## job 1349
==> flow/design.v (excerpt) <==
module Benes_8p (input wire [2:0] mp0, mp1, mp2, mp3, mp4, mp5, mp6, mp7,
    input clk,
    output reg [19:0] state
);
    wire [2:0] nb0, nb1, nb2, nb3, nb4, nb5, nb6, nb7;
    wire [2:0]  mn0, mn1, mn2, mn3, mn4, mn5, mn6, mn7;
    MN_Serials m1(.mp0(mp0),
    .mp1(mp1),
    .mp2(mp2),
    .mp3(mp3),
    .mp4(mp4),
    .mp5(mp5),
    .mp6(mp6),
    .mp7(mp7),
    .mn0(mn0),
    .mn1(mn1),
    .mn2(mn2),
    .mn3(mn3),
    .mn4(mn4),
    .mn5(mn5),
    .mn6(mn6),
    .mn7(mn7)
    );
    NB_Series m2(.mp0(MP_1[0]),
    .mp1(MP_1[1]),
    .mp2(MP_1[2]),
    .mp3(MP_1[3]),
    .mp4(MP_1[4]),
    .mp5(MP_1[5]),
    .mp6(MP_1[6]),
    .mp7(MP_1[7]),
    .mn0(MN_1[0]),
    .mn1(MN_1[1]),
    .mn2(MN_1[2]),
    .mn3(MN_1[3]),
    .mn4(MN_1[4]),
    .mn5(MN_1[5]),
    .mn6(MN_1[6]),
    .mn7(MN_1[7]),
    .nb0(nb0),
    .nb1(nb1),
    .nb2(nb2),
    .nb3(nb3),
    .nb4(nb4),
    .nb5(nb5),
    .nb6(nb6),
    .nb7(nb7)
    );
    wire [2:0] mp [0:7];
    integer i, j, m;
    reg [2:0] MP_1 [0:7];
    reg [2:0] MN_1 [0:7];
    reg [2:0] MP_2 [0:7];
    reg [2:0] NB_2 [0:7];
    reg [3:0] CI_2;
    reg [2:0] MP_3 [0:7];
    reg [2:0] NB_3 [0:7];
    reg [3:0] CI_3;
    wire [2:0] P_NEXT_3_W;
    reg [2:0] P_NEXT_3;
    reg [3:0] COVER_TBL_3;
    assign P_NEXT_3_W = (NB_2[1] == 3'b000) ? 3'b010 : NB_2[1];
    wire [3:0] MASK_3_2, MASK_3;
    wire [1:0] MIN_PORT_3_W; 
    assign MASK_3_2 = 4'b0001;
    decoder2to4 d3(.in(P_NEXT_3_W[2:1]),
    .out(MASK_3)
    );
    Priority_4_Encoder p3(.in1(COVER_TBL_3),
    .value(MIN_PORT_3_W)
    );
    reg [2:0] MP_4 [0:7];
    reg [2:0] NB_4 [0:7];
    reg [3:0] CI_4;
    wire [2:0] P_NEXT_4_W, P_NEXT_4_W1;
    reg [2:0] P_NEXT_4;
    reg [3:0] COVER_TBL_4;
    assign P_NEXT_4_W = NB_3[{P_NEXT_3[2:1], ~P_NEXT_3[0]}];
    assign P_NEXT_4_W1 = (COVER_TBL_3[P_NEXT_4_W[2:1]] == 0) ? P_NEXT_4_W: {MIN_PORT_3_W,1'b0} ;
    wire [3:0] MASK_4;
    wire [1:0] MIN_PORT_4_W;
    decoder2to4 d4(.in(P_NEXT_4_W1[2:1]),
    .out(MASK_4)
    );
    Priority_4_Encoder p4(.in1(COVER_TBL_4),
    .value(MIN_PORT_4_W)
    );
    reg [2:0] P_NEXT_5;
  ...
For scale: ~1300 cells after synthesis, roughly 45 I/O pins, ~11000 um^2 of cells after synthesis.
make LEC_CHECK=0 ABC_AREA=1 CAP_MARGIN=20 CORE_ASPECT_RATIO=1.39 CORE_MARGIN=2 CORE_UTILIZATION=72 CTS_CLUSTER_DIAMETER=164 CTS_CLUSTER_SIZE=46 MAX_ROUTING_LAYER=met4 PLACE_DENSITY_LB_ADDON=0.19 SETUP_SLACK_MARGIN=0.38 SLEW_MARGIN=20 finish   # period 1.17 ns
run.sh (not shown) runs the stock make flow with config.mk's settings and CLKGATE_MAP_FILE=.
Job 1349 is listed as incomplete: the tool reported an error in clock tree synthesis and the run ended there.
Input-level comparison between job 8428 and job 1349:
==> flow/config.mk <==
export PLATFORM = sky130hd
export DESIGN_NAME = Benes_8p
export DESIGN_NICKNAME = Benes_8p
export VERILOG_FILES = /design/flow/design.v
export SDC_FILE = /design/flow/constraint.sdc
export NUM_CORES = 4
export LEC_CHECK = 0
export CAP_MARGIN = 20
export CORE_MARGIN = 2
export CORE_UTILIZATION = 40
export SLEW_MARGIN = 20
==> flow/constraint.sdc <==
create_clock -name core_clock -period 2.33 [get_ports {clk}]
set_input_delay 0.4660 -clock core_clock [delete_from_list [all_inputs] [get_ports {clk}]]
set_output_delay 0.4660 -clock core_clock [all_outputs]
set_load 0.01 [all_outputs]
[summary]
Summary of job 8428 over job 1349: instance count after placement with tap cells included fell 283, final HPWL from detailed placement fell 32%, core box area rose about 90%. Diff job 1349 -> job 8428 | synthesized area | increase of 4.2%. The die extent in x in job 8428 was higher than what job 1349 gave. Job 8428: full flow OK, the timing, DRC and antenna checks passed. Compared to job 1349, job 8428 has instance count of the mapped netlist 210 lower. Post-synthesis average cell area: job 8428 vs job 1349 up about 24%.
--- input diff job 8428..job 6437 ---
==> flow/constraint.sdc <==
create_clock -name core_clock -period 2.5 [get_ports {clk}]
set_input_delay 0.5000 -clock core_clock [delete_from_list [all_inputs] [get_ports {clk}]]
set_output_delay 0.5000 -clock core_clock [all_outputs]
set_load 0.01 [all_outputs]
==> comparison <==
Routability-driven placement congestion ratio: job 8428 vs job 6437 — no meaningful difference. Comparing job 8428 with job 6437, the combinational share of cell area came out essentially unchanged. Final cell area: job 6437 below job 8428. The via count was comparable across job 6437 and job 8428. Delay contributed by the slowest stage of the critical path | job 6437 below job 8428. Delta (job 6437 minus job 8428): setup slack rose by 36 ps, total wire length after detailed routing level, global-route usage has remained practically unchanged. Going from job 8428 to job 6437, area share of buffers outside the clock network went down; fraction of area in registers did not really move.
## Diff of input files: job 1072 against job 6437
--- a/flow/config.mk
+++ b/flow/config.mk
@@ -9,3 +9,5 @@
 export CORE_MARGIN = 2
 export CORE_UTILIZATION = 40
-export SLEW_MARGIN = 20
+export CTS_CLUSTER_SIZE = 81
+export SETUP_SLACK_MARGIN = 0.09
+export SLEW_MARGIN = 0
Notes after the runs:
Job 1072: done, clean on timing, DRC and antenna. Job 6437 finished every stage and its layout cleared the timing, DRC and antenna checks. Arrival time of data at the critical path endpoint (lower): job 1072. Compared with job 6437, in job 1072 final area has increased, overall global routing resource usage barely changed, relative area of clock buffers and inverters in the final design higher. Of job 1072 and job 6437, it is job 1072 that has the higher internal power contribution. Across both runs, final worst slack was higher for job 1072 than for job 6437. In job 1072 the met1 routed wirelength after detailed routing turned out 1.7% lower than in job 6437. Going from job 6437 to job 1072, total power grew by a few percent. On job 1072: combinational power share is 0.5 points lower than what job 6437 gave.
Power is estimated from default activity; no workload was simulated.
